File: flow/design.v
module sort_pipe #(
parameter DATA_WIDTH='d8
)(
input 				          clk,
input 				          rst_n,
input 					      client_val,
input [(8*DATA_WIDTH)-1:0]    client_data,
output reg                    client_rdy,
input 				          sort_rdy,
output reg                    sort_val,
output reg [8*DATA_WIDTH-1:0]   sort_data
);
reg [DATA_WIDTH-1 : 0] D0;
reg [DATA_WIDTH-1 : 0] D1;
reg [DATA_WIDTH-1 : 0] D2;
reg [DATA_WIDTH-1 : 0] D3;
reg [DATA_WIDTH-1 : 0] D4;
reg [DATA_WIDTH-1 : 0] D5;
reg [DATA_WIDTH-1 : 0] D6;
reg [DATA_WIDTH-1 : 0] D7;
reg [DATA_WIDTH-1:0] P0_C0_MAX;
reg [DATA_WIDTH-1:0] P0_C0_MIN;
reg [DATA_WIDTH-1:0] P0_C1_MIN;
reg [DATA_WIDTH-1:0] P0_C1_MAX;
reg [DATA_WIDTH-1:0] P0_C2_MAX;
reg [DATA_WIDTH-1:0] P0_C2_MIN;
reg [DATA_WIDTH-1:0] P0_C3_MIN;
reg [DATA_WIDTH-1:0] P0_C3_MAX;
reg [DATA_WIDTH-1:0] P1_C0_MAX;
reg [DATA_WIDTH-1:0] P1_C0_MIN;
reg [DATA_WIDTH-1:0] P1_C1_MIN;
reg [DATA_WIDTH-1:0] P1_C1_MAX;
reg [DATA_WIDTH-1:0] P1_C2_MAX;
reg [DATA_WIDTH-1:0] P1_C2_MIN;
reg [DATA_WIDTH-1:0] P1_C3_MIN;
reg [DATA_WIDTH-1:0] P1_C3_MAX;
reg [DATA_WIDTH-1:0] P2_C0_MIN;
reg [DATA_WIDTH-1:0] P2_C0_MAX;
reg [DATA_WIDTH-1:0] P2_C1_MIN;
reg [DATA_WIDTH-1:0] P2_C1_MAX;
reg [DATA_WIDTH-1:0] P3_C0_MIN;
reg [DATA_WIDTH-1:0] P3_C0_MAX;
reg [DATA_WIDTH-1:0] P3_C1_MIN;
reg [DATA_WIDTH-1:0] P3_C1_MAX;
reg [DATA_WIDTH-1:0] P3_C2_MIN;
reg [DATA_WIDTH-1:0] P3_C2_MAX;
reg [DATA_WIDTH-1:0] P3_C3_MIN;
reg [DATA_WIDTH-1:0] P3_C3_MAX;
reg [DATA_WIDTH-1:0] P4_C0_MIN;
reg [DATA_WIDTH-1:0] P4_C0_MAX;
reg [DATA_WIDTH-1:0] P4_C1_MAX;
reg [DATA_WIDTH-1:0] P4_C1_MIN;
reg [DATA_WIDTH-1:0] P4_C2_MIN;
reg [DATA_WIDTH-1:0] P4_C2_MAX;
reg [DATA_WIDTH-1:0] P4_C3_MAX;
reg [DATA_WIDTH-1:0] P4_C3_MIN;
reg [DATA_WIDTH-1:0] P5_C0_MIN;
reg [DATA_WIDTH-1:0] P5_C0_MAX;
reg [DATA_WIDTH-1:0] P5_C1_MAX;
reg [DATA_WIDTH-1:0] P5_C1_MIN;
reg [DATA_WIDTH-1:0] P5_C2_MIN;
reg [DATA_WIDTH-1:0] P5_C2_MAX;
reg [DATA_WIDTH-1:0] P5_C3_MAX;
reg [DATA_WIDTH-1:0] P5_C3_MIN;
reg [DATA_WIDTH-1:0] P2_C0_MIN_D;
reg [DATA_WIDTH-1:0] P2_C2_MIN_D;
reg [DATA_WIDTH-1:0] P2_C1_MAX_D;
reg [DATA_WIDTH-1:0] P2_C3_MAX_D;
reg [DATA_WIDTH-1:0] P4_C0_MIN_D;
reg [DATA_WIDTH-1:0] P4_C0_MAX_D;
reg [DATA_WIDTH-1:0] P4_C3_MIN_D;
reg [DATA_WIDTH-1:0] P4_C3_MAX_D;
reg [DATA_WIDTH-1:0] P5_C0_MIN_D;
reg [DATA_WIDTH-1:0] P5_C3_MAX_D;
reg [7:0] vld;
wire adv = ~vld[7] | sort_rdy;
always @(posedge clk or negedge rst_n) begin
if(~rst_n) D0 <= 'b0;
else if(adv) D0 <= client_data[DATA_WIDTH-1 : 0];
end
always @(posedge clk or negedge rst_n) begin
if(~rst_n) D1 <= 'b0;
else if(adv) D1 <=client_data[(2*DATA_WIDTH)-1 : DATA_WIDTH]; 
end
always @(posedge clk or negedge rst_n) begin
if(~rst_n) D2 <= 'b0;
else if(adv) D2 <=client_data[(3*DATA_WIDTH)-1 :(2*DATA_WIDTH)];
end 
always @(posedge clk or negedge rst_n) begin
if(~rst_n) D3 <= 'b0;
else if(adv) D3 <=client_data[(4*DATA_WIDTH)-1 :(3*DATA_WIDTH)];
end 
always @(posedge clk or negedge rst_n) begin
if(~rst_n) D4 <= 'b0;
else if(adv) D4 <=client_data[(5*DATA_WIDTH)-1 :(4*DATA_WIDTH)];
end 
always @(posedge clk or negedge rst_n) begin
if(~rst_n) D5 <= 'b0;
else if(adv) D5 <=client_data[(6*DATA_WIDTH)-1 :(5*DATA_WIDTH)];
end 
always @(posedge clk or negedge rst_n) begin
if(~rst_n) D6 <= 'b0;
else if(adv) D6 <=client_data[(7*DATA_WIDTH)-1 :(6*DATA_WIDTH)];
end 
always @(posedge clk or negedge rst_n) begin
if(~rst_n) D7 <= 'b0;
else if(adv) D7 <=client_data[(8*DATA_WIDTH)-1 :(7*DATA_WIDTH)]; 
end 
always @(posedge clk or negedge rst_n) begin
	if(~rst_n) P0_C0_MIN <= 'b0;
	else if (adv) if (D0 < D1) begin
		P0_C0_MIN <= D0;
	end
	else P0_C0_MIN <= D1;
end
always @(posedge clk or negedge rst_n) begin
	if(~rst_n) P0_C0_MAX <= 'b0;
	else if (adv) if (D0 > D1) begin
		P0_C0_MAX <= D0;
	end
	else P0_C0_MAX <= D1;
end
always @(posedge clk or negedge rst_n) begin
	if(~rst_n) P0_C1_MIN <= 'b0;
	else if (adv) if (D2 < D3) begin
		P0_C1_MIN <= D2;
	end
	else P0_C1_MIN <= D3;
end
always @(posedge clk or negedge rst_n) begin
	if(~rst_n) P0_C1_MAX <= 'b0;
	else if (adv) if (D2 > D3) begin
		P0_C1_MAX <= D2;
	end
	else P0_C1_MAX <= D3;
end
always @(posedge clk or negedge rst_n) begin
	if(~rst_n) P0_C2_MIN <= 'b0;
	else if (adv) if (D4 < D5) begin
		P0_C2_MIN <= D4;
	end
	else P0_C2_MIN <= D5;
end
always @(posedge clk or negedge rst_n) begin
	if(~rst_n) P0_C2_MAX <= 'b0;
	else if (adv) if (D4 > D5) begin
		P0_C2_MAX <= D4;
	end
	else P0_C2_MAX <= D5;
end
always @(posedge clk or negedge rst_n) begin
	if(~rst_n) P0_C3_MIN <= 'b0;
	else if (adv) if (D6 < D7) begin
		P0_C3_MIN <= D6;
	end
	else P0_C3_MIN <= D7;
end
always @(posedge clk or negedge rst_n) begin
	if(~rst_n) P0_C3_MAX <= 'b0;
	else if (adv) if (D6 > D7) begin
		P0_C3_MAX <= D6;
	end
	else P0_C3_MAX <= D7;
end
always @(posedge clk or negedge rst_n) begin
if(~rst_n) P1_C0_MIN <= 'b0;
	else if (adv) if (P0_C0_MIN < P0_C1_MIN) begin
		P1_C0_MIN <=P0_C0_MIN;
	end
	else P1_C0_MIN <= P0_C1_MIN;
end
always @(posedge clk or negedge rst_n) begin
if(~rst_n) P1_C0_MAX <= 'b0;
	else if (adv) if (P0_C0_MIN >P0_C1_MIN) begin
		P1_C0_MAX <=P0_C0_MIN;
	end
	else P1_C0_MAX <= P0_C1_MIN;
end
always @(posedge clk or negedge rst_n) begin
if(~rst_n) P1_C1_MIN <= 'b0;
	else if (adv) if (P0_C0_MAX < P0_C1_MAX) begin
		P1_C1_MIN <=P0_C0_MAX;
	end
	else P1_C1_MIN <= P0_C1_MAX;
end
always @(posedge clk or negedge rst_n) begin
if(~rst_n) P1_C1_MAX <= 'b0;
	else if (adv) if (P0_C0_MAX >P0_C1_MAX) begin
		P1_C1_MAX <=P0_C0_MAX;
	end
	else P1_C1_MAX <= P0_C1_MAX;
end
always @(posedge clk or negedge rst_n) begin
if(~rst_n) P1_C2_MIN <= 'b0;
	else if (adv) if (P0_C2_MIN < P0_C3_MIN) begin
		P1_C2_MIN <=P0_C2_MIN;
	end
	else P1_C2_MIN <= P0_C3_MIN;
end
always @(posedge clk or negedge rst_n) begin
if(~rst_n) P1_C2_MAX <= 'b0;
	else if (adv) if (P0_C2_MIN >P0_C3_MIN) begin
		P1_C2_MAX <=P0_C2_MIN;
end
	else P1_C2_MAX <= P0_C3_MIN;
end
always @(posedge clk or negedge rst_n) begin
if(~rst_n) P1_C3_MIN <= 'b0;
	else if (adv) if (P0_C2_MAX < P0_C3_MAX) begin
		P1_C3_MIN <=P0_C2_MAX;
	end
	else P1_C3_MIN <= P0_C3_MAX;
end
always @(posedge clk or negedge rst_n) begin
if(~rst_n) P1_C3_MAX <= 'b0;
	else if (adv) if (P0_C2_MAX >P0_C3_MAX) begin
		P1_C3_MAX <=P0_C2_MAX;
	end
	else P1_C3_MAX <= P0_C3_MAX;
end
always @(posedge clk or negedge rst_n) begin
if(~rst_n) P2_C0_MIN <= 'b0;
else if (adv) if(P1_C0_MAX<P1_C1_MIN)begin
       P2_C0_MIN<=P1_C0_MAX;
end
	 else P2_C0_MIN<=P1_C1_MIN;
	end
always @(posedge clk or negedge rst_n) begin  
if(~rst_n) P2_C0_MAX <= 'b0;
else if (adv) if(P1_C0_MAX>P1_C1_MIN) begin
     P2_C0_MAX<=P1_C0_MAX;
	 end
	 else P2_C0_MAX<=P1_C1_MIN;
	 end
always @(posedge clk or negedge rst_n) begin
if(~rst_n) P2_C1_MIN <= 'b0;
else if (adv) if(P1_C2_MAX<P1_C3_MIN)begin
     P2_C1_MIN<=P1_C2_MAX;
	 end
	 else P2_C1_MIN<=P1_C3_MIN;
	 end
always @(posedge clk or negedge rst_n) begin  
if(~rst_n) P2_C1_MAX <= 'b0;
else if (adv) if(P1_C2_MAX>P1_C3_MIN)begin
     P2_C1_MAX<=P1_C2_MAX;
	 end
	 else P2_C1_MAX<=P1_C3_MIN;
	 end
always @(posedge clk or negedge rst_n) begin
if(~rst_n) P3_C0_MIN <= 'b0;
else if (adv) if(P2_C0_MIN_D<P2_C2_MIN_D)begin
     P3_C0_MIN<=P2_C0_MIN_D;
	 end
	 else P3_C0_MIN<=P2_C2_MIN_D;
end
always @(posedge clk or negedge rst_n) begin
if(~rst_n) P3_C2_MIN <= 'b0;
else if (adv) if(P2_C0_MIN_D<P2_C2_MIN_D)begin
     P3_C2_MIN<=P2_C2_MIN_D;
	 end
	 else P3_C2_MIN<=P2_C0_MIN_D;
end
always @(posedge clk or negedge rst_n) begin
if(~rst_n) P3_C0_MAX <= 'b0;
else if (adv) if(P2_C0_MIN<P2_C1_MIN)begin
     P3_C0_MAX<=P2_C0_MIN;
	 end
	 else P3_C0_MAX<=P2_C1_MIN;
	 end
always @(posedge clk or negedge rst_n) begin
if(~rst_n) P3_C2_MAX <= 'b0;
else if (adv) if(P2_C0_MIN<P2_C1_MIN)begin
     P3_C2_MAX<=P2_C1_MIN;
	 end
	 else P3_C2_MAX<=P2_C0_MIN;
 end
 always @(posedge clk or negedge rst_n) begin
 if(~rst_n)P3_C1_MIN<='b0;
 else if (adv) if(P2_C0_MAX<P2_C1_MAX)begin
  P3_C1_MIN<=P2_C0_MAX;
  end
  else P3_C1_MIN<=P2_C1_MAX;
  end
   always @(posedge clk or negedge rst_n) begin
 if(~rst_n)P3_C3_MIN<='b0;
 else if (adv) if(P2_C0_MAX<P2_C1_MAX)begin
  P3_C3_MIN<=P2_C1_MAX;
  end
  else P3_C3_MIN<=P2_C0_MAX;
  end
  always @(posedge clk or negedge rst_n) begin
 if(~rst_n)P3_C1_MAX<='b0;
 else if (adv) if(P2_C1_MAX_D<P2_C3_MAX_D)begin
  P3_C1_MAX<=P2_C1_MAX_D;
  end
  else P3_C1_MAX<=P2_C3_MAX_D;
  end
   always @(posedge clk or negedge rst_n) begin
 if(~rst_n)P3_C3_MAX<='b0;
 else if (adv) if(P2_C1_MAX_D<P2_C3_MAX_D)begin
  P3_C3_MAX<=P2_C3_MAX_D;
  end
  else P3_C3_MAX<=P2_C1_MAX_D;
  end
always @(posedge clk or negedge rst_n) begin
  if(~rst_n)P4_C1_MIN<='b0;
  else if (adv) if(P3_C1_MIN>P3_C2_MIN)begin
  P4_C1_MIN<=P3_C2_MIN;
  end
  else P4_C1_MIN <=P3_C1_MIN;
  end
always @(posedge clk or negedge rst_n) begin
  if(~rst_n)P4_C2_MIN<='b0;
  else if (adv) if(P3_C1_MIN>P3_C2_MIN)begin
  P4_C2_MIN<=P3_C1_MIN;
  end
  else P4_C2_MIN <=P3_C2_MIN;
  end 
always @(posedge clk or negedge rst_n) begin
   if(~rst_n) P4_C1_MAX<='b0;
   else if (adv) if(P3_C1_MAX<P3_C2_MAX)begin
   P4_C1_MAX<=P3_C1_MAX;
   end
   else  P4_C1_MAX<=P3_C2_MAX;
   end
always @(posedge clk or negedge rst_n) begin
   if(~rst_n)P4_C2_MAX<='b0;
   else if (adv) if(P3_C1_MAX<P3_C2_MAX)begin
   P4_C2_MAX<=P3_C2_MAX;
   end
   else P4_C2_MAX<=P3_C1_MAX;
   end
always @(posedge clk or negedge rst_n) begin
   if(~rst_n)P5_C0_MAX<='b0;
   else if (adv) if(P4_C0_MAX_D>P4_C1_MIN)begin
   P5_C0_MAX<=P4_C1_MIN;
   end
   else P5_C0_MAX<=P4_C0_MAX_D;
   end
always @(posedge clk or negedge rst_n) begin
   if(~rst_n)P5_C1_MIN<='b0;
   else if (adv) if(P4_C0_MAX_D>P4_C1_MIN)begin
   P5_C1_MIN<=P4_C0_MAX_D;
   end
   else  P5_C1_MIN<=P4_C1_MIN;
end
always @(posedge clk or negedge rst_n) begin
   if(~rst_n)P5_C1_MAX<='b0;
   else if (adv) if(P4_C1_MAX>P4_C2_MIN)begin
   P5_C1_MAX<=P4_C2_MIN;
   end
   else  P5_C1_MAX<=P4_C1_MAX;
end
always @(posedge clk or negedge rst_n) begin
   if(~rst_n)P5_C2_MIN<='b0;
   else if (adv) if(P4_C1_MAX>P4_C2_MIN)begin
   P5_C2_MIN<=P4_C1_MAX;
   end
   else P5_C2_MIN<=P4_C2_MIN;
   end
always @(posedge clk or negedge rst_n) begin
   if(~rst_n)P5_C2_MAX<='b0;
   else if (adv) if(P4_C2_MAX>P4_C3_MIN_D)begin
   	P5_C2_MAX<=P4_C3_MIN_D;
   end
   else  P5_C2_MAX<=P4_C2_MAX;
end
always @(posedge clk or negedge rst_n) begin
   if(~rst_n)P5_C3_MIN<='b0;
   else if (adv) if(P4_C2_MAX>P4_C3_MIN_D)begin
   P5_C3_MIN<=P4_C2_MAX;
   end
   else P5_C3_MIN<=P4_C3_MIN_D;
   end
always @(posedge clk or negedge rst_n) begin
   if(~rst_n) begin
      P2_C0_MIN_D <= 'b0; P2_C2_MIN_D <= 'b0; P2_C1_MAX_D <= 'b0; P2_C3_MAX_D <= 'b0;
      P4_C0_MIN_D <= 'b0; P4_C0_MAX_D <= 'b0; P4_C3_MIN_D <= 'b0; P4_C3_MAX_D <= 'b0;
      P5_C0_MIN_D <= 'b0; P5_C3_MAX_D <= 'b0;
   end
   else if (adv) begin
      P2_C0_MIN_D <= P1_C0_MIN; P2_C2_MIN_D <= P1_C2_MIN; P2_C1_MAX_D <= P1_C1_MAX; P2_C3_MAX_D <= P1_C3_MAX;
      P4_C0_MIN_D <= P3_C0_MIN; P4_C0_MAX_D <= P3_C0_MAX; P4_C3_MIN_D <= P3_C3_MIN; P4_C3_MAX_D <= P3_C3_MAX;
      P5_C0_MIN_D <= P4_C0_MIN_D; P5_C3_MAX_D <= P4_C3_MAX_D;
   end
end
always @(posedge clk or negedge rst_n) begin
   if(~rst_n) vld <= 'b0;
   else if (adv) vld <= {vld[6:0], client_val};
end
always @(posedge clk or negedge rst_n) begin
   if(~rst_n) sort_data <= 64'b0;
   else if (adv)
     sort_data <= {P5_C0_MIN_D,P5_C0_MAX,P5_C1_MIN,P5_C1_MAX,P5_C2_MIN,P5_C2_MAX,P5_C3_MIN,P5_C3_MAX_D};
end
always @(*) begin
   sort_val   = vld[7];
   client_rdy = adv;
end
endmodule
File: flow/run.sh
#!/bin/bash
# the make line also repeats each setting of config.mk as NAME=value (left out here)
make -C /OpenROAD-flow-scripts/flow DESIGN_CONFIG=/design/flow/config.mk WORK_HOME=/design/flow/orfs CLKGATE_MAP_FILE= finish
File: flow/config.mk
export PLATFORM = sky130hd
export DESIGN_NAME = sort_pipe
export DESIGN_NICKNAME = sort_pipe
export VERILOG_FILES = /design/flow/design.v
export SDC_FILE = /design/flow/constraint.sdc
export NUM_CORES = 4
export LEC_CHECK = 0
export CAP_MARGIN = 20
export CELL_PAD_IN_SITES_DETAIL_PLACEMENT = 0
export CELL_PAD_IN_SITES_GLOBAL_PLACEMENT = 0
export CORE_ASPECT_RATIO = 1.28
export CORE_MARGIN = 2
export CORE_UTILIZATION = 72
export CTS_CLUSTER_DIAMETER = 94
export GPL_ROUTABILITY_DRIVEN = 1
export MAX_ROUTING_LAYER = met5
export MIN_ROUTING_LAYER = met1
export PLACE_DENSITY_LB_ADDON = 0.26
export SETUP_SLACK_MARGIN = 0.0
export SLEW_MARGIN = 20
File: flow/constraint.sdc
create_clock -name core_clock -period 1.89 [get_ports {clk}]
set_input_delay 0.3780 -clock core_clock [delete_from_list [all_inputs] [get_ports {clk}]]
set_output_delay 0.3780 -clock core_clock [all_outputs]
set_load 0.01 [all_outputs]
==> results of run 1 <==
per-layer routing:
layer  overflow  global-route usage
met1         49               0.953
met2       4375                1.52
met3         72               0.829
met4       1091                1.24
met5         11               0.452
stage by stage:
stage	power [mW]	hold WS [ns]
floorplan	45.2	0.0824
global placement	59.2	0.285
detailed placement	62.1	0.289
CTS	78.6	0.277
timing repair:
item / in CTS
endpoints found under the setup margin: 253
pin swaps: 68
hold buffers: 1
cloned: 8
gates resized: 224
setup buffers: 51
endpoints found under the hold margin: 42
==> impl_metrics.csv, run 1 <==
group,metric,value,unit
clock_network,cts_max_level,2,
yosys,top_cell,"nand2_1",
placement,finalWeightedCongestion,1.09,
yosys,ys_cells,3221,
status,status,"did not finish",
yosys,top_cells_by_count,"604 x nand2_1, 520 x dfrtp_1, 347 x nand3_1, 248 x o21ai_0, 191 x nor2_1",
yosys,synthAoiAreaFrac,0.186,
yosys,ys_sh_xor,0,
floorplan,core_area,0.0389,sq mm
placement,dp.cells,4050,
global_route,grtUsageTotal,1.12,
clock_network,cts_buffers,50,
yosys,yosys_warnings,1,
yosys,ys_types,38,
yosys,ys_ff,520,
clock_network,clock-sinks,520,
yosys,syn_inst,3221,
placement,portBuffers,133,
yosys,syn-cell-area,0.0282,sq mm
clock_network,clockBufferDepth,3,
clock_network,root_buffer,"clkbuf_16",
status,lastStage,"global routing",
floorplan,ios,134,
yosys,topCellsByArea,"dfrtp_1 46%, nand2_1 8.0%, ha_1 6.5%",
floorplan,dieHeight,228,um
status,toolErrorMsg,"[ERROR GRT-0232] Routing congestion too high. Check the congestion heatmap in the GUI.",
yosys,synth-seq-area-share,0.461,
yosys,top_cell_area_share,0.461,
yosys,yosys-stat-area,0.0282,sq mm
yosys,synthAdderAreaFrac,0.0651,
yosys,fp_nets,3436,
yosys,flop_cell,"dfrtp_1",
global_route,overflow,5598,
placement,place_area,0.0327,sq mm
floorplan,die_w,179,um
floorplan,core_util_floorplan,0.726,
yosys,mux_share,0,
yosys,async_flop_share,1.00,
placement,dp_slack,-0.341,ns
yosys,edf_count,0,
yosys,logic_family,"simple AND/OR/NAND/NOR gates",
yosys,simple_gate_share,0.234,
placement,dp_hpwl,67400,um
yosys,postSynthAreaPerCell,8.77,sq um
floorplan,die_area,0.0408,sq mm
yosys,top_area_cell,"dfrtp_1",
floorplan,rows,82,
==> inputs of run 2 (changes only) <==
ABC_AREA = 1   (was default)
CELL_PAD_IN_SITES_DETAIL_PLACEMENT = 1   (was 0)
CELL_PAD_IN_SITES_GLOBAL_PLACEMENT = 3   (was 0)
CORE_ASPECT_RATIO = 1.2   (was 1.28)
CORE_MARGIN = 3   (was 2)
CORE_UTILIZATION = 58   (was 72)
CTS_CLUSTER_DIAMETER = 21   (was 94)
CTS_CLUSTER_SIZE = 79   (was default)
GPL_ROUTABILITY_DRIVEN = default   (was 1)
GPL_TIMING_DRIVEN = 0   (was default)
MIN_ROUTING_LAYER = met2   (was met1)
PLACE_DENSITY_LB_ADDON = 0.23   (was 0.26)
SETUP_SLACK_MARGIN = 0.19   (was 0.0)
SLEW_MARGIN = 35   (was 20)
TNS_END_PERCENT = 65   (was default)
clock period = 2.84 ns   (was 1.89 ns; I/O delays follow)
==> impl_metrics.csv, run 2 <==
group,metric,value,unit
yosys,synthAdderAreaFrac,0.0665,
yosys,top_cell,"nand2_1",
yosys,ys_cells,3556,
floorplan,die_area,0.0504,sq mm
yosys,synth-seq-area-share,0.470,
yosys,fp_nets,3771,
yosys,syn_inst,3556,
yosys,simple_gate_share,0.325,
status,toolErrorMsg,"[ERROR FLW-0024] Place density exceeds 1.0 (current PLACE_DENSITY_LB_ADDON =  0.23). Please check if the value of  PLACE_DENSITY_LB_ADDON is between 0 and 0.99.",
yosys,synthAoiAreaFrac,0.0513,
yosys,ys_ff,520,
floorplan,core_util_floorplan,0.588,
yosys,top_area_cell,"dfrtp_1",
floorplan,die_w,205,um
yosys,postSynthAreaPerCell,7.78,sq um
yosys,flop_cell,"dfrtp_1",
status,lastStage,"global placement without I/O",
floorplan,rows,87,
yosys,logic_family,"simple AND/OR/NAND/NOR gates",
yosys,ys_sh_xor,0,
yosys,ys_types,26,
yosys,edf_count,0,
yosys,async_flop_share,1.00,
floorplan,core_area,0.0470,sq mm
yosys,topCellsByArea,"dfrtp_1 47%, nand2_1 20%, nand3_1 7.6%",
yosys,top_cells_by_count,"1493 x nand2_1, 520 x dfrtp_1, 418 x nand3_1, 365 x inv_1, 147 x ha_1",
yosys,top_cell_area_share,0.470,
floorplan,dieHeight,245,um
yosys,yosys_warnings,1,
yosys,syn-cell-area,0.0277,sq mm
yosys,mux_share,0,
status,status,"did not finish",
yosys,yosys-stat-area,0.0277,sq mm
==> inputs of run 3 (changes only) <==
ABC_AREA = default   (was 1)
CELL_PAD_IN_SITES_DETAIL_PLACEMENT = 2   (was 1)
CELL_PAD_IN_SITES_GLOBAL_PLACEMENT = 0   (was 3)
CORE_ASPECT_RATIO = 0.52   (was 1.2)
CORE_UTILIZATION = 33   (was 58)
CTS_CLUSTER_DIAMETER = 142   (was 21)
CTS_CLUSTER_SIZE = 45   (was 79)
GPL_ROUTABILITY_DRIVEN = 1   (was default)
GPL_TIMING_DRIVEN = 1   (was 0)
HOLD_SLACK_MARGIN = 0.07   (was default)
MAX_ROUTING_LAYER = met4   (was met5)
PLACE_DENSITY_LB_ADDON = default   (was 0.23)
SETUP_SLACK_MARGIN = -0.12   (was 0.19)
SLEW_MARGIN = 20   (was 35)
TNS_END_PERCENT = default   (was 65)
clock period = 1.87 ns   (was 2.84 ns; I/O delays follow)
==> impl_metrics.csv, run 3 <==
group,metric,value,unit
status,status,"did not finish",
status,lastStage,"global routing",
status,toolErrorMsg,"[ERROR GRT-0116] Global routing finished with congestion. Check the congestion regions in the DRC Viewer.",
yosys,syn-cell-area,0.0282,sq mm
yosys,yosys-stat-area,0.0282,sq mm
floorplan,die_area,0.0893,sq mm
yosys,yosys_warnings,1,
clock_network,clockBufferDepth,3,
yosys,synth-seq-area-share,0.461,
yosys,mux_share,0,
yosys,top_area_cell,"dfrtp_1",
yosys,top_cell_area_share,0.461,
yosys,logic_family,"simple AND/OR/NAND/NOR gates",
yosys,ys_types,38,
yosys,top_cell,"nand2_1",
yosys,async_flop_share,1.00,
placement,dp_hpwl,103000,um
yosys,synthAoiAreaFrac,0.186,
yosys,syn_inst,3221,
yosys,ys_ff,520,
placement,finalWeightedCongestion,1.06,
global_route,overflow,207,
clock_network,cts_max_level,1,
yosys,fp_nets,3436,
yosys,synthAdderAreaFrac,0.0651,
yosys,ys_sh_xor,0,
floorplan,core_util_floorplan,0.337,
placement,place_area,0.0350,sq mm
placement,portBuffers,133,
yosys,edf_count,0,
yosys,simple_gate_share,0.234,
floorplan,core_area,0.0838,sq mm
clock_network,clock-sinks,520,
clock_network,cts_buffers,15,
yosys,postSynthAreaPerCell,8.77,sq um
global_route,grtUsageTotal,0.604,
yosys,top_cells_by_count,"604 x nand2_1, 520 x dfrtp_1, 347 x nand3_1, 248 x o21ai_0, 191 x nor2_1",
yosys,flop_cell,"dfrtp_1",
clock_network,root_buffer,"clkbuf_16",
floorplan,dieHeight,217,um
yosys,ys_cells,3221,
floorplan,die_w,412,um
yosys,topCellsByArea,"dfrtp_1 46%, nand2_1 8.0%, ha_1 6.5%",
floorplan,ios,134,
floorplan,rows,76,
==> run 3: timing repair <==
action | 4_1_cts
gates cloned | 4
resized | 189
setup buffers | 71
pin swaps | 87
hold endpoints to repair | 183
endpoints found under the setup margin | 220
hold buffers | 1
==> run 3: metal layers <==
metal | overflow | GRT usage
met3 | 202 | 0.736
met1 | - | -
met5 | - | -
met4 | 2 | 0.317
met2 | 3 | 0.636
==> run 3: through the flow <==
stage / total power, mW / setup slack, ns / instances
3_3_place_gp: 65.6 / -0.235 / 4857
3_5_place_dp: 70.4 / -0.434 / 4857
4_1_cts: 79.9 / -0.210 / 4942
2_1_floorplan: 45.7 / 0.150 / 3221
==> inputs of run 4 (changes only) <==
ABC_AREA = 1   (was default)
CELL_PAD_IN_SITES_DETAIL_PLACEMENT = default   (was 2)
CELL_PAD_IN_SITES_GLOBAL_PLACEMENT = 3   (was 0)
CORE_ASPECT_RATIO = default   (was 0.52)
CORE_UTILIZATION = 58   (was 33)
CTS_CLUSTER_DIAMETER = default   (was 142)
CTS_CLUSTER_SIZE = default   (was 45)
GPL_ROUTABILITY_DRIVEN = default   (was 1)
GPL_TIMING_DRIVEN = default   (was 1)
HOLD_SLACK_MARGIN = default   (was 0.07)
PLACE_DENSITY_LB_ADDON = 0.21   (was default)
SETUP_SLACK_MARGIN = 0.19   (was -0.12)
clock period = 3.0 ns   (was 1.87 ns; I/O delays follow)
==> impl_metrics.csv, run 4 <==
group,metric,value,unit
yosys,top_area_cell,"dfrtp_1",
yosys,edf_count,0,
yosys,synth-seq-area-share,0.470,
yosys,flop_cell,"dfrtp_1",
floorplan,core_util_floorplan,0.590,
yosys,ys_ff,520,
status,status,"did not finish",
floorplan,die_w,224,um
yosys,logic_family,"simple AND/OR/NAND/NOR gates",
yosys,simple_gate_share,0.325,
yosys,ys_sh_xor,0,
yosys,top_cell_area_share,0.470,
status,toolErrorMsg,"[ERROR FLW-0024] Place density exceeds 1.0 (current PLACE_DENSITY_LB_ADDON =  0.21). Please check if the value of  PLACE_DENSITY_LB_ADDON is between 0 and 0.99.",
status,lastStage,"global placement without I/O",
floorplan,die_area,0.0503,sq mm
yosys,topCellsByArea,"dfrtp_1 47%, nand2_1 20%, nand3_1 7.6%",
floorplan,rows,79,
yosys,fp_nets,3771,
yosys,ys_types,26,
yosys,synthAdderAreaFrac,0.0665,
floorplan,dieHeight,224,um
yosys,async_flop_share,1.00,
yosys,synthAoiAreaFrac,0.0513,
yosys,yosys-stat-area,0.0277,sq mm
yosys,yosys_warnings,1,
floorplan,core_area,0.0469,sq mm
yosys,syn_inst,3556,
yosys,postSynthAreaPerCell,7.78,sq um
yosys,ys_cells,3556,
yosys,syn-cell-area,0.0277,sq mm
yosys,top_cell,"nand2_1",
yosys,mux_share,0,
yosys,top_cells_by_count,"1493 x nand2_1, 520 x dfrtp_1, 418 x nand3_1, 365 x inv_1, 147 x ha_1",
==> inputs of run 5 (changes only) <==
ABC_AREA = default   (was 1)
CELL_PAD_IN_SITES_GLOBAL_PLACEMENT = default   (was 3)
CORE_MARGIN = 2   (was 3)
CORE_UTILIZATION = 66   (was 58)
CTS_CLUSTER_DIAMETER = 93   (was default)
MAX_ROUTING_LAYER = default   (was met4)
MIN_ROUTING_LAYER = default   (was met2)
PLACE_DENSITY = 0.6   (was default)
PLACE_DENSITY_LB_ADDON = default   (was 0.21)
SETUP_SLACK_MARGIN = default   (was 0.19)
TNS_END_PERCENT = 80   (was default)
clock period = 1.71 ns   (was 3.0 ns; I/O delays follow)
==> impl_metrics.csv, run 5 <==
group,metric,value,unit
status,status,"did not finish",
status,lastStage,"global routing",
status,toolErrorMsg,"[ERROR GRT-0232] Routing congestion too high. Check the congestion heatmap in the GUI.",
yosys,logic_family,"simple AND/OR/NAND/NOR gates",
yosys,synthAdderAreaFrac,0.0651,
placement,place_area,0.0337,sq mm
clock_network,clock-sinks,520,
yosys,top_area_cell,"dfrtp_1",
yosys,synthAoiAreaFrac,0.186,
floorplan,core_util_floorplan,0.670,
clock_network,clockBufferDepth,3,
global_route,overflow,6093,
clock_network,root_buffer,"clkbuf_16",
floorplan,die_w,211,um
yosys,fp_nets,3436,
floorplan,dieHeight,211,um
placement,finalWeightedCongestion,0.986,
yosys,postSynthAreaPerCell,8.77,sq um
yosys,ys_cells,3221,
clock_network,cts_buffers,55,
placement,portBuffers,133,
yosys,async_flop_share,1.00,
floorplan,ios,134,
clock_network,cts_max_level,2,
yosys,ys_types,38,
yosys,top_cell,"nand2_1",
yosys,mux_share,0,
global_route,grtUsageTotal,1.13,
yosys,edf_count,0,
floorplan,rows,75,
yosys,synth-seq-area-share,0.461,
yosys,syn-cell-area,0.0282,sq mm
yosys,top_cells_by_count,"604 x nand2_1, 520 x dfrtp_1, 347 x nand3_1, 248 x o21ai_0, 191 x nor2_1",
yosys,top_cell_area_share,0.461,
yosys,syn_inst,3221,
yosys,topCellsByArea,"dfrtp_1 46%, nand2_1 8.0%, ha_1 6.5%",
yosys,flop_cell,"dfrtp_1",
yosys,yosys-stat-area,0.0282,sq mm
yosys,simple_gate_share,0.234,
floorplan,die_area,0.0445,sq mm
placement,dp_hpwl,62300,um
yosys,ys_ff,520,
yosys,ys_sh_xor,0,
yosys,yosys_warnings,1,
floorplan,core_area,0.0421,sq mm
-- run 5: metal layers --
metal  global-route usage  overflow
met3                0.863       101
met5                0.675        20
met2                 1.51      4535
met1                0.951        80
met4                 1.30      1357
-- run 5: timing repair --
item / in CTS
buffers inserted: 94
hold buffers: 1
gates cloned: 7
setup endpoints to repair: 329
hold endpoints to repair: 155
pin swaps: 273
gates resized: 548
-- run 5: through the flow --
stage               setup WS (ns)  std cells  utilization
global placement           -0.335       4218        0.800
floorplan                 0.00118       3221            -
detailed placement         -0.348       4218        0.800
CTS                        -0.198       4421        0.915
==> inputs of run 6 (changes only) <==
ABC_AREA = 1   (was default)
CORE_UTILIZATION = 72   (was 66)
CTS_CLUSTER_DIAMETER = 374   (was 93)
CTS_CLUSTER_SIZE = 93   (was default)
PLACE_DENSITY = 0.39   (was 0.6)
SETUP_SLACK_MARGIN = -0.09   (was default)
TNS_END_PERCENT = default   (was 80)
clock period = 1.39 ns   (was 1.71 ns; I/O delays follow)
==> impl_metrics.csv, run 6 <==
group,metric,value,unit
status,status,"did not finish",
status,lastStage,"clock tree synthesis",
status,toolErrorMsg,"[ERROR DPL-0033] detailed placement checks failed during check placement.",
floorplan,core_util_floorplan,0.733,
yosys,syn-cell-area,0.0277,sq mm
yosys,ys_types,26,
yosys,synthAoiAreaFrac,0.0513,
floorplan,die_w,200,um
yosys,top_cell,"nand2_1",
yosys,ys_ff,520,
yosys,ys_sh_xor,0,
yosys,edf_count,0,
yosys,syn_inst,3556,
yosys,top_cell_area_share,0.470,
yosys,yosys_warnings,1,
yosys,fp_nets,3771,
yosys,flop_cell,"dfrtp_1",
yosys,top_area_cell,"dfrtp_1",
yosys,postSynthAreaPerCell,7.78,sq um
placement,portBuffers,133,
floorplan,core_area,0.0378,sq mm
floorplan,ios,134,
yosys,logic_family,"simple AND/OR/NAND/NOR gates",
yosys,mux_share,0,
floorplan,die_area,0.0400,sq mm
yosys,top_cells_by_count,"1493 x nand2_1, 520 x dfrtp_1, 418 x nand3_1, 365 x inv_1, 147 x ha_1",
yosys,synth-seq-area-share,0.470,
floorplan,dieHeight,200,um
floorplan,rows,71,
placement,finalWeightedCongestion,0.917,
yosys,async_flop_share,1.00,
yosys,topCellsByArea,"dfrtp_1 47%, nand2_1 20%, nand3_1 7.6%",
yosys,synthAdderAreaFrac,0.0665,
yosys,ys_cells,3556,
yosys,yosys-stat-area,0.0277,sq mm
placement,dp_hpwl,59400,um
yosys,simple_gate_share,0.325,
==> run 6: through the flow <==
stage / std cells / power [mW] / TNS [ns] / area (sq um) / setup WS (ns)
after floorplan: 3556 / 65.9 / -23.48 / 28100 / -0.143
after global placement: 4547 / 85.8 / -168.81 / 33500 / -0.395
after detailed placement: 4547 / 90.9 / -189.59 / 33500 / -0.499
==> inputs of run 7 (changes only) <==
ABC_AREA = 0   (was 1)
CAP_MARGIN = 40   (was 20)
CELL_PAD_IN_SITES_DETAIL_PLACEMENT = 2   (was default)
CORE_UTILIZATION = 62   (was 72)
CTS_CLUSTER_DIAMETER = 121   (was 374)
CTS_CLUSTER_SIZE = default   (was 93)
GPL_ROUTABILITY_DRIVEN = 0   (was default)
GPL_TIMING_DRIVEN = 0   (was default)
MAX_ROUTING_LAYER = met4   (was default)
MIN_ROUTING_LAYER = met2   (was default)
PLACE_DENSITY = default   (was 0.39)
SETUP_SLACK_MARGIN = default   (was -0.09)
TNS_END_PERCENT = 70   (was default)
clock period = 2.48 ns   (was 1.39 ns; I/O delays follow)
==> impl_metrics.csv, run 7 <==
group,metric,value,unit
floorplan,core_area,0.0452,sq mm
yosys,ys_ff,520,
status,lastStage,"detailed placement",
yosys,yosys_warnings,1,
status,toolErrorMsg,"[ERROR DPL-0033] detailed placement checks failed during check placement.",
yosys,simple_gate_share,0.234,
yosys,synthAoiAreaFrac,0.186,
yosys,top_cell_area_share,0.461,
yosys,ys_cells,3221,
yosys,yosys-stat-area,0.0282,sq mm
yosys,async_flop_share,1.00,
yosys,top_cells_by_count,"604 x nand2_1, 520 x dfrtp_1, 347 x nand3_1, 248 x o21ai_0, 191 x nor2_1",
yosys,ys_sh_xor,0,
yosys,synthAdderAreaFrac,0.0651,
yosys,top_area_cell,"dfrtp_1",
floorplan,core_util_floorplan,0.625,
yosys,fp_nets,3436,
yosys,ys_types,38,
yosys,topCellsByArea,"dfrtp_1 46%, nand2_1 8.0%, ha_1 6.5%",
floorplan,dieHeight,217,um
yosys,top_cell,"nand2_1",
yosys,logic_family,"simple AND/OR/NAND/NOR gates",
placement,portBuffers,133,
yosys,flop_cell,"dfrtp_1",
floorplan,rows,78,
yosys,syn-cell-area,0.0282,sq mm
yosys,synth-seq-area-share,0.461,
yosys,syn_inst,3221,
yosys,mux_share,0,
floorplan,die_area,0.0473,sq mm
floorplan,ios,134,
status,status,"did not finish",
floorplan,die_w,217,um
yosys,postSynthAreaPerCell,8.77,sq um
yosys,edf_count,0,
==> inputs of run 8 (changes only) <==
ABC_AREA = default   (was 0)
CAP_MARGIN = 20   (was 40)
CELL_PAD_IN_SITES_DETAIL_PLACEMENT = default   (was 2)
CORE_UTILIZATION = 64   (was 62)
CTS_CLUSTER_DIAMETER = default   (was 121)
GPL_ROUTABILITY_DRIVEN = default   (was 0)
GPL_TIMING_DRIVEN = default   (was 0)
MAX_ROUTING_LAYER = default   (was met4)
MIN_ROUTING_LAYER = default   (was met2)
PLACE_DENSITY = 0.6   (was default)
TNS_END_PERCENT = default   (was 70)
clock period = 2.15 ns   (was 2.48 ns; I/O delays follow)
==> impl_metrics.csv, run 8 <==
group,metric,value,unit
flow_run,warnings,31,
final_timing,max_slew_margin,0.507,
detailed_routing,drt-total-wl,79600,um
worst_setup_path,worstSetupStartpoint,"vld[7]",
yosys,flop_cell,"dfrtp_1",
placement,dp.cells,3912,
yosys,ys_cells,3221,
finish,num-fill-cells,3113,
worst_setup_path,reg2regPathDepth,7,
worst_setup_path,worstSetupPathType,"reg -> out",
floorplan,die_area,0.0458,sq mm
floorplan,rows,76,
yosys,fp_nets,3436,
final_timing,setup_viol,0,
floorplan,dieHeight,214,um
floorplan,core_util_floorplan,0.651,
pwr,p_int,33.1,mW
final_timing,hold_viol_final,0,
pwr,p_switching,27.7,mW
finish,syn_to_final_growth,16.6,%
hold_path,hold_start,"client_data[50]",
global_route,overflow,0,
pwr,ir_drop,0.000941,V
worst_setup_path,crit_path_start_kind,"register",
yosys,logic_family,"simple AND/OR/NAND/NOR gates",
final_timing,worst_slack,0.0174,ns
placement,portBuffers,133,
pwr,clkPwrFrac,0.160,
global_route,grt_pass1_wl,129000,um
worst_setup_path,crit_chain,"nor2b_4 -> clkinv_8 -> buf_12",
finish,layout.nets,3608,
global_route,antenna_found_initial,0,
pwr,p_clk,9.72,mW
worst_setup_path,r2r_slack,0.11,ns
yosys,ys_types,38,
yosys,top_cell_area_share,0.461,
hold_path,min_path_type,"in -> reg",
placement,finalWeightedCongestion,0.979,
clock_network,clockBufferDepth,3,
pwr,p_seq_frac,0.307,
worst_setup_path,arrival,1.70,ns
worst_setup_path,crit_end,"client_rdy",
worst_setup_path,crit_path_end_kind,"output port",
floorplan,die_w,214,um
clock_network,cts.clk_slew.worst_paths,0.07,ns
pwr,p_sw_frac,0.455,
clock_network,cts_buffers,54,
detailed_routing,via_per_inst,6.27,
worst_setup_path,cp_slowest_stage_delay,0.35,ns
yosys,yosys_warnings,1,
global_route,grtUsageTotal,0.346,
worst_setup_path,cp.depth,3,
yosys,ys_sh_xor,0,
worst_setup_path,r2r_end,"P0_C1_MAX[2]",
yosys,edf_count,0,
pwr,power,60.8,mW
final_timing,skew,0.0222,ns
global_route,grt_max_degree,106,
pwr,power-top-group,"combinational cells",
final_timing,tightest_slew,0.740,ns
yosys,yosys-stat-area,0.0282,sq mm
floorplan,core_area,0.0434,sq mm
worst_setup_path,crit_required,1.72,ns
yosys,async_flop_share,1.00,
yosys,mux_share,0,
final_timing,rsz0062_at_grt,"true",
detailed_routing,routedWlPerCell,19.8,um
worst_setup_path,critPathTopFamily,"buffers and inverters",
placement,dp_hpwl,56500,um
finish,combGateArea,0.0139,sq mm
clock_network,tritoncts,"built",
flow_run,max-cap-violations,0,
detailed_routing,drt-pass1-iter-count,7,
yosys,simple_gate_share,0.234,
worst_setup_path,crit_path_top_delay_cell,"dfrtp_1",
status,status,"finished clean",
finish,layoutNonFillerInstCount,4022,
final_timing,slew_viol_final,0,
yosys,top_cell,"nand2_1",
yosys,top_area_cell,"dfrtp_1",
clock_network,clock-sinks,520,
detailed_routing,drtIter0Drc,2476,
pwr,p_seq,18.7,mW
detailed_routing,drcViolationCount,0,
yosys,synthAoiAreaFrac,0.186,
global_route,grt_pass1_vias,24500,
detailed_routing,num_vias,25200,
worst_setup_path,cp_max_fo,31,
finish,design_area,0.0329,sq mm
yosys,synthAdderAreaFrac,0.0651,
detailed_routing,antenna_cells,0,
clock_network,cts_max_level,2,
yosys,synth-seq-area-share,0.461,
pwr,comb_power_share,0.533,
detailed_routing,final_antenna_net_count,0,
pwr,p_per_area,1850,mW/mm^2
final_timing,whs,0.333,ns
pwr,p_leak,15.0,nW
placement,dp_slack,-0.0632,ns
finish,seq_area,0.0130,sq mm
floorplan,ios,134,
clock_network,root_buffer,"clkbuf_16",
yosys,ys_ff,520,
hold_path,hold_path_depth,3,
yosys,top_cells_by_count,"604 x nand2_1, 520 x dfrtp_1, 347 x nand3_1, 248 x o21ai_0, 191 x nor2_1",
hold_path,hold_end,"D6[2]",
placement,place_area,0.0309,sq mm
clock_network,clk_latency,0.62,ns
final_timing,finalClockPeriodUsage,0.992,
yosys,syn-cell-area,0.0282,sq mm
final_timing,fin_crit,2.13,ns
pwr,p_comb,32.4,mW
worst_setup_path,crit_buf_inv,2,
yosys,postSynthAreaPerCell,8.77,sq um
yosys,syn_inst,3221,
yosys,topCellsByArea,"dfrtp_1 46%, nand2_1 8.0%, ha_1 6.5%",
final_timing,max_freq,469,MHz
worst_setup_path,worstReg2RegStart,"D2[1]",
[run 8: cell type report]
cell class	instances	share of cell area
Clock inverter	15	0.00627
Timing Repair inverter	1	0.000266
Sequential cell	520	0.395
Inverter	148	0.0172
Clock buffer	85	0.0491
Tap cell	585	0.0222
Timing Repair Buffer	303	0.0892
Multi-Input combinational cell	2365	0.421
[run 8: through the flow]
step,setup TNS [ns],util
6_report,0,0.760
5_1_grt,-0.336,0.760
4_1_cts,0,0.754
3_5_place_dp,-0.201,0.712
3_3_place_gp,-0.0243,0.712
2_1_floorplan,0,-
[run 8: routing by layer]
layer,global-route usage,up-vias,share of wire
li1,-,11800,-
met1,0.450,12200,0.40
met2,0.581,1034,0.49
met3,0.0424,243,0.058
met4,0.167,0,0.048
met5,0,-,0
[run 8: timing repair]
item | CTS | global route
setup endpoints to repair | 0 | 119
buffers inserted | 0 | 8
hold buffers | 1 | 0
gates resized | 0 | 32
endpoints found under the hold margin | 23 | 0
==> inputs of run 9 (changes only) <==
CELL_PAD_IN_SITES_DETAIL_PLACEMENT = 0   (was default)
CELL_PAD_IN_SITES_GLOBAL_PLACEMENT = 3   (was default)
CORE_ASPECT_RATIO = 1.28   (was default)
CORE_UTILIZATION = 70   (was 64)
GPL_ROUTABILITY_DRIVEN = 1   (was default)
MAX_ROUTING_LAYER = met4   (was default)
MIN_ROUTING_LAYER = met1   (was default)
PLACE_DENSITY = default   (was 0.6)
PLACE_DENSITY_LB_ADDON = 0.01   (was default)
SETUP_SLACK_MARGIN = 0.51   (was default)
SLEW_MARGIN = 40   (was 20)
TNS_END_PERCENT = 5   (was default)
clock period = 1.97 ns   (was 2.15 ns; I/O delays follow)
==> impl_metrics.csv, run 9 <==
group,metric,value,unit
status,status,"did not finish",
status,lastStage,"global placement without I/O",
status,toolErrorMsg,"[ERROR FLW-0024] Place density exceeds 1.0 (current PLACE_DENSITY_LB_ADDON =  0.01). Please check if the value of  PLACE_DENSITY_LB_ADDON is between 0 and 0.99.",
floorplan,rows,83,
yosys,fp_nets,3436,
yosys,synthAdderAreaFrac,0.0651,
yosys,yosys_warnings,1,
yosys,syn-cell-area,0.0282,sq mm
yosys,ys_types,38,
yosys,logic_family,"simple AND/OR/NAND/NOR gates",
floorplan,dieHeight,231,um
yosys,postSynthAreaPerCell,8.77,sq um
yosys,top_cell_area_share,0.461,
floorplan,die_w,182,um
yosys,ys_ff,520,
floorplan,core_area,0.0400,sq mm
yosys,synth-seq-area-share,0.461,
yosys,top_cell,"nand2_1",
floorplan,die_area,0.0420,sq mm
yosys,simple_gate_share,0.234,
yosys,flop_cell,"dfrtp_1",
yosys,ys_sh_xor,0,
yosys,top_cells_by_count,"604 x nand2_1, 520 x dfrtp_1, 347 x nand3_1, 248 x o21ai_0, 191 x nor2_1",
yosys,synthAoiAreaFrac,0.186,
yosys,top_area_cell,"dfrtp_1",
yosys,edf_count,0,
floorplan,core_util_floorplan,0.706,
yosys,yosys-stat-area,0.0282,sq mm
yosys,mux_share,0,
yosys,syn_inst,3221,
yosys,async_flop_share,1.00,
yosys,ys_cells,3221,
yosys,topCellsByArea,"dfrtp_1 46%, nand2_1 8.0%, ha_1 6.5%",
==> inputs of run 10 (changes only) <==
CELL_PAD_IN_SITES_DETAIL_PLACEMENT = default   (was 0)
CELL_PAD_IN_SITES_GLOBAL_PLACEMENT = default   (was 3)
CORE_ASPECT_RATIO = 0.5   (was 1.28)
CORE_UTILIZATION = 72   (was 70)
CTS_CLUSTER_DIAMETER = 368   (was default)
CTS_CLUSTER_SIZE = 98   (was default)
GPL_ROUTABILITY_DRIVEN = default   (was 1)
MAX_ROUTING_LAYER = default   (was met4)
MIN_ROUTING_LAYER = default   (was met1)
PLACE_DENSITY = 0.37   (was default)
PLACE_DENSITY_LB_ADDON = default   (was 0.01)
SETUP_SLACK_MARGIN = default   (was 0.51)
SLEW_MARGIN = 20   (was 40)
TNS_END_PERCENT = 10   (was 5)
clock period = 1.69 ns   (was 1.97 ns; I/O delays follow)
==> impl_metrics.csv, run 10 <==
group,metric,value,unit
floorplan,dieHeight,144,um
yosys,synthAoiAreaFrac,0.186,
clock_network,clockBufferDepth,3,
yosys,ys_sh_xor,0,
floorplan,die_area,0.0409,sq mm
clock_network,root_buffer,"clkbuf_16",
global_route,grtUsageTotal,1.06,
yosys,yosys-stat-area,0.0282,sq mm
yosys,simple_gate_share,0.234,
floorplan,core_util_floorplan,0.728,
floorplan,core_area,0.0388,sq mm
yosys,top_cell,"nand2_1",
yosys,synth-seq-area-share,0.461,
placement,place_area,0.0338,sq mm
floorplan,ios,134,
yosys,syn_inst,3221,
placement,dp_slack,-0.449,ns
placement,finalWeightedCongestion,0.987,
yosys,mux_share,0,
yosys,yosys_warnings,1,
floorplan,die_w,284,um
status,toolErrorMsg,"[ERROR GRT-0232] Routing congestion too high. Check the congestion heatmap in the GUI.",
yosys,edf_count,0,
yosys,top_cell_area_share,0.461,
floorplan,rows,51,
clock_network,cts_buffers,9,
yosys,flop_cell,"dfrtp_1",
yosys,top_area_cell,"dfrtp_1",
yosys,synthAdderAreaFrac,0.0651,
yosys,async_flop_share,1.00,
placement,dp_hpwl,64500,um
yosys,syn-cell-area,0.0282,sq mm
status,lastStage,"global routing",
yosys,topCellsByArea,"dfrtp_1 46%, nand2_1 8.0%, ha_1 6.5%",
yosys,top_cells_by_count,"604 x nand2_1, 520 x dfrtp_1, 347 x nand3_1, 248 x o21ai_0, 191 x nor2_1",
placement,portBuffers,133,
global_route,overflow,3673,
status,status,"did not finish",
yosys,fp_nets,3436,
yosys,ys_cells,3221,
yosys,ys_types,38,
yosys,postSynthAreaPerCell,8.77,sq um
yosys,logic_family,"simple AND/OR/NAND/NOR gates",
clock_network,clock-sinks,520,
clock_network,cts_max_level,1,
yosys,ys_ff,520,
[run 10: timing repair]
action	CTS
setup endpoints to repair	353
gates resized	387
hold endpoints to repair	218
cloned	5
hold buffers	1
pin swaps	108
buffers inserted	54
[run 10: layer usage]
layer | overflow | track usage
met1 | 119 | 0.942
met2 | 2513 | 1.32
met4 | 846 | 1.20
met3 | 157 | 0.883
met5 | 38 | 0.758
[run 10: stage by stage]
step,total power [mW],std cells,hold WS (ns)
after floorplan,50.6,3221,0.0424
after global placement,67.9,4209,0.289
after detailed placement,70.9,4209,0.281
after CTS,79.6,4279,0.167
==> inputs of run 11 (changes only) <==
CORE_ASPECT_RATIO = default   (was 0.5)
CORE_UTILIZATION = 40   (was 72)
CTS_CLUSTER_DIAMETER = default   (was 368)
CTS_CLUSTER_SIZE = default   (was 98)
MAX_ROUTING_LAYER = met4   (was default)
MIN_ROUTING_LAYER = met2   (was default)
PLACE_DENSITY = 0.6   (was 0.37)
TNS_END_PERCENT = default   (was 10)
clock period = 3.0 ns   (was 1.69 ns; I/O delays follow)
==> impl_metrics.csv, run 11 <==
group,metric,value,unit
final_timing,tightest_slew,0.859,ns
yosys,ys_types,38,
yosys,topCellsByArea,"dfrtp_1 46%, nand2_1 8.0%, ha_1 6.5%",
placement,portBuffers,133,
finish,layout.nets,3487,
finish,combGateArea,0.0137,sq mm
yosys,edf_count,0,
detailed_routing,drt-total-wl,81200,um
floorplan,die_area,0.0728,sq mm
floorplan,die_w,270,um
yosys,yosys-stat-area,0.0282,sq mm
hold_path,min_path_type,"reg -> reg",
global_route,grt.busiest_layer,"met3",
status,status,"finished clean",
pwr,power-top-group,"combinational cells",
yosys,fp_nets,3436,
worst_setup_path,cp_max_fo,6,
pwr,p_clk,7.55,mW
worst_setup_path,crit_path_end_kind,"output port",
worst_setup_path,worstSetupStartpoint,"sort_rdy",
yosys,ys_cells,3221,
yosys,top_cell_area_share,0.461,
hold_path,hold_end,"vld[6]",
yosys,synth-seq-area-share,0.461,
hold_path,hold_start,"vld[6]",
yosys,top_cells_by_count,"604 x nand2_1, 520 x dfrtp_1, 347 x nand3_1, 248 x o21ai_0, 191 x nor2_1",
pwr,comb_power_share,0.496,
global_route,use_met2,0.408,
floorplan,dieHeight,270,um
worst_setup_path,crit_required,2.40,ns
clock_network,post_cts.repair.setup_buffers,0,
worst_setup_path,worstSetupPathType,"in -> out",
global_route,grt_pass1_vias,35700,
placement,dp_hpwl,55000,um
yosys,ys_sh_xor,0,
detailed_routing,num_vias,33300,
yosys,simple_gate_share,0.234,
detailed_routing,routedWlPerCell,19.0,um
worst_setup_path,critPathTopFamily,"buffers and inverters",
global_route,grt_max_degree,128,
finish,syn_to_final_growth,14.5,%
yosys,postSynthAreaPerCell,8.77,sq um
detailed_routing,final_antenna_net_count,0,
placement,finalWeightedCongestion,0.953,
final_timing,max_slew_margin,0.425,
global_route,overflow,0,
finish,num-fill-cells,6930,
final_timing,slew_viol_final,0,
pwr,p_sw_frac,0.468,
placement,place_area,0.0303,sq mm
yosys,logic_family,"simple AND/OR/NAND/NOR gates",
final_timing,skew,0.0355,ns
worst_setup_path,crit_path_top_delay_cell,"clkdlybuf4s50_1",
clock_network,clk_latency,0.66,ns
final_timing,finalSetupTns,0,ns
global_route,grt_pass1_wl,130000,um
pwr,p_leak,14.4,nW
worst_setup_path,r2r_slack,0.75,ns
worst_setup_path,critPathMostFrequentCell,"clkdlybuf4s50_1",
worst_setup_path,r2r_end,"P0_C3_MAX[7]",
pwr,p_comb,21.2,mW
clock_network,clock-sinks,520,
pwr,power,42.7,mW
floorplan,core_util_floorplan,0.403,
worst_setup_path,reg2regPathDepth,6,
yosys,yosys_warnings,1,
pwr,p_int,22.7,mW
clock_network,cts_buffers,59,
worst_setup_path,crit_path_start_kind,"input port",
hold_path,hold_path_depth,2,
yosys,async_flop_share,1.00,
floorplan,rows,97,
worst_setup_path,crit_buf_inv,3,
pwr,p_seq_frac,0.327,
flow_run,max-cap-violations,0,
yosys,mux_share,0,
yosys,syn-cell-area,0.0282,sq mm
final_timing,fin_crit,2.51,ns
yosys,synthAoiAreaFrac,0.186,
detailed_routing,drt-pass1-iter-count,10,
worst_setup_path,worstReg2RegStart,"D6[7]",
final_timing,finalClockPeriodUsage,0.836,
finish,post-route-util,0.462,
detailed_routing,drcViolationCount,0,
final_timing,rsz0062_at_grt,"false",
clock_network,root_buffer,"clkbuf_16",
global_route,grt_util_met3,0.430,
clock_network,cts_max_level,2,
yosys,synthAdderAreaFrac,0.0651,
pwr,ir_drop,0.000575,V
flow_run,warnings,38,
yosys,top_area_cell,"dfrtp_1",
clock_network,clockBufferDepth,3,
yosys,syn_inst,3221,
final_timing,hold_viol_final,0,
floorplan,core_area,0.0700,sq mm
final_timing,whs,0.459,ns
detailed_routing,drtIter0Drc,6291,
yosys,flop_cell,"dfrtp_1",
finish,seq_area,0.0130,sq mm
worst_setup_path,crit_chain,"clkdlybuf4s50_1 -> nor2b_4 -> inv_8 -> clkdlybuf4s50_1",
clock_network,post_cts_resized,0,
worst_setup_path,arrival,1.91,ns
yosys,ys_ff,520,
floorplan,ios,134,
pwr,p_seq,14.0,mW
clock_network,cts.clk_slew.worst_paths,0.06,ns
final_timing,setup_viol,0,
pwr,p_switching,20.0,mW
pwr,clkPwrFrac,0.177,
yosys,top_cell,"nand2_1",
worst_setup_path,crit_end,"client_rdy",
global_route,grt.met1_usage,0,
worst_setup_path,cp_slowest_stage_delay,0.57,ns
clock_network,tritoncts,"built",
final_timing,max_freq,399,MHz
global_route,antenna_found_initial,0,
finish,design_area,0.0323,sq mm
global_route,grtUsageTotal,0.345,
detailed_routing,via_per_inst,7.80,
worst_setup_path,cp.depth,4,
pwr,p_per_area,1320,mW/mm^2
## run 11: per-stage QoR
| step | instances | setup WS [ns] |
|---|---|---|
| after detailed placement | 4150 | 0.433 |
| after floorplan | 3221 | 1.10 |
| after global placement | 4150 | 0.466 |
| after CTS | 4259 | 0.474 |
| after global routing | 4259 | 0.449 |
| final | 4261 | 0.493 |
## run 11: layout make-up
cell class | count | share of cell area
multi-input cells | 2365 | 0.424
repair buffers | 178 | 0.0580
well taps | 940 | 0.0364
clock inverters | 28 | 0.0100
diodes | 2 | 0.000155
flip-flops and latches | 520 | 0.402
clock buffers | 80 | 0.0515
inverters | 148 | 0.0174
## run 11: routing by layer
metal / up-vias / routed length (um)
met3: 850 / 32500
li1: 11400 / -
met4: 0 / 7160
met1: 12100 / 0
met5: - / 0
met2: 8824 / 41500
## run 11: what timing repair did
action,in CTS,in global routing
hold buffers,1,0
endpoints found under the setup margin,0,0
hold endpoints to repair,50,0
==> inputs of run 12 (changes only) <==
CELL_PAD_IN_SITES_DETAIL_PLACEMENT = 0   (was default)
CELL_PAD_IN_SITES_GLOBAL_PLACEMENT = 3   (was default)
CORE_ASPECT_RATIO = 1.28   (was default)
CORE_MARGIN = 10   (was 2)
GPL_ROUTABILITY_DRIVEN = 1   (was default)
HOLD_SLACK_MARGIN = -0.04   (was default)
MAX_ROUTING_LAYER = met5   (was met4)
MIN_ROUTING_LAYER = met1   (was met2)
PLACE_DENSITY = default   (was 0.6)
PLACE_DENSITY_LB_ADDON = 0.14   (was default)
SETUP_SLACK_MARGIN = 0.51   (was default)
clock period = 1.97 ns   (was 3.0 ns; I/O delays follow)
==> impl_metrics.csv, run 12 <==
group,metric,value,unit
status,status,"finished clean",
global_route,grt_max_degree,89,
clock_network,clk_latency,0.64,ns
yosys,edf_count,0,
final_timing,setup_viol,0,
worst_setup_path,r2r_slack,0.02,ns
final_timing,skew,0.0179,ns
finish,num-fill-cells,6084,
worst_setup_path,cp_slowest_stage_delay,0.43,ns
clock_network,cts.clk_slew.worst_paths,0.07,ns
worst_setup_path,crit_path_start_kind,"register",
yosys,syn_inst,3221,
placement,finalWeightedCongestion,0.970,
pwr,power-top-group,"combinational cells",
final_timing,finalSetupTns,0,ns
detailed_routing,wl_met2,51700,um
worst_setup_path,crit_path_top_delay_cell,"dfrtp_1",
pwr,p_seq,19.9,mW
yosys,postSynthAreaPerCell,8.77,sq um
detailed_routing,via_per_inst,5.61,
pwr,ir_drop,0.000971,V
pwr,p_sw_frac,0.448,
floorplan,dieHeight,321,um
detailed_routing,num_vias,26700,
yosys,mux_share,0,
clock_network,clock-sinks,520,
worst_setup_path,arrival,2.49,ns
detailed_routing,routedWlPerCell,20.9,um
worst_setup_path,worstReg2RegStart,"P1_C0_MAX[1]",
pwr,p_comb,56.2,mW
global_route,grtUsageTotal,0.232,
final_timing,finalClockPeriodUsage,0.990,
hold_path,min_path_type,"in -> async",
global_route,overflow,0,
yosys,yosys_warnings,1,
final_timing,hold_viol_final,0,
final_timing,tightest_slew,0.585,ns
worst_setup_path,r2r_end,"P2_C0_MAX[5]",
pwr,p_int,48.0,mW
worst_setup_path,reg2regPathDepth,8,
yosys,yosys-stat-area,0.0282,sq mm
final_timing,worst_slack,0.0197,ns
yosys,synth-seq-area-share,0.461,
final_timing,whs,0.250,ns
yosys,top_cells_by_count,"604 x nand2_1, 520 x dfrtp_1, 347 x nand3_1, 248 x o21ai_0, 191 x nor2_1",
worst_setup_path,crit_required,2.51,ns
finish,seq_area,0.0131,sq mm
worst_setup_path,critPathTopFamily,"AND-OR/OR-AND gates",
floorplan,die_area,0.0817,sq mm
worst_setup_path,crit_chain,"ha_4 -> nor2b_4 -> o211ai_1 -> buf_4 -> a211oi_4 -> buf_6 -> o21ai_2 -> a31oi_1",
clock_network,cts_max_level,2,
pwr,p_switching,39.1,mW
floorplan,rows,110,
pwr,p_seq_frac,0.229,
final_timing,rsz0062_at_grt,"true",
clock_network,clockBufferDepth,3,
final_timing,max_freq,513,MHz
detailed_routing,drt-total-wl,99600,um
floorplan,core_util_floorplan,0.402,
clock_network,tritoncts,"built",
yosys,ys_ff,520,
placement,portBuffers,133,
final_timing,max_slew_margin,0.609,
yosys,ys_cells,3221,
detailed_routing,highest_layer,"met4",
flow_run,max-cap-violations,0,
detailed_routing,drcViolationCount,0,
worst_setup_path,cp_max_fo,8,
yosys,top_area_cell,"dfrtp_1",
yosys,syn-cell-area,0.0282,sq mm
detailed_routing,final_antenna_net_count,0,
floorplan,ios,134,
finish,combGateArea,0.0179,sq mm
yosys,simple_gate_share,0.234,
worst_setup_path,cp.depth,8,
pwr,comb_power_share,0.645,
yosys,synthAoiAreaFrac,0.186,
worst_setup_path,worstSetupPathType,"reg -> reg",
detailed_routing,m1WireLength,38300,um
yosys,top_cell_area_share,0.461,
worst_setup_path,crit_end,"P2_C0_MAX[5]",
detailed_routing,antenna_cells,0,
worst_setup_path,worstSetupStartpoint,"P1_C0_MAX[1]",
global_route,grt_pass1_vias,27200,
global_route,grt_pass1_wl,152000,um
yosys,logic_family,"simple AND/OR/NAND/NOR gates",
floorplan,core_area,0.0702,sq mm
worst_setup_path,crit_buf_inv,2,
placement,dp_hpwl,69700,um
yosys,synthAdderAreaFrac,0.0651,
finish,layout.nets,4037,
worst_setup_path,crit_path_end_kind,"register",
clock_network,cts_buffers,57,
yosys,async_flop_share,1.00,
yosys,flop_cell,"dfrtp_1",
placement,dp_slack,-0.214,ns
pwr,p_per_area,2100,mW/mm^2
finish,syn_to_final_growth,46.8,%
floorplan,die_w,255,um
flow_run,warnings,29,
yosys,ys_sh_xor,0,
yosys,topCellsByArea,"dfrtp_1 46%, nand2_1 8.0%, ha_1 6.5%",
yosys,fp_nets,3436,
clock_network,root_buffer,"clkbuf_16",
detailed_routing,drtIter0Drc,1456,
yosys,ys_types,38,
yosys,top_cell,"nand2_1",
global_route,antenna_found_initial,0,
final_timing,slew_viol_final,0,
pwr,p_leak,18.1,nW
pwr,p_clk,11.0,mW
detailed_routing,drt-pass1-iter-count,5,
final_timing,fin_crit,1.95,ns
pwr,clkPwrFrac,0.126,
detailed_routing,route.met3.wl,3610,um
==> run 12: routing by layer <==
metal / GRT usage / vias up
met4: 0.130 / 0
met3: 0.0285 / 254
met2: 0.414 / 670
met5: 0 / -
li1: - / 12700
met1: 0.264 / 13100
==> run 12: repair_timing <==
action                                  4_1_cts  5_1_grt
gates resized                               577      488
buffers inserted                            124       77
hold endpoints to repair                     20        0
endpoints found under the setup margin      566      582
hold buffers                                  1        0
cloned                                       11       20
pin swaps                                   165      354
==> run 12: layout make-up <==
class	instances	share of cell area
multi-input combinational	2373	0.433
sequential	520	0.315
timing repair buffer	722	0.165
clock buffer	82	0.0406
tap	896	0.0270
inverter	148	0.0136
clock inverter	23	0.00564
==> run 12: through the flow <==
stage,power [mW],std cells,instance area [sq um],util
final,87.1,4764,41500,0.591
after global routing,93.0,4764,41500,0.591
after CTS,79.5,4667,38600,0.549
after detailed placement,62.6,4426,34300,0.489
after global placement,61.5,4426,34300,0.489
after floorplan,46.4,3221,29500,-
Power and IR drop assume default switching activity.
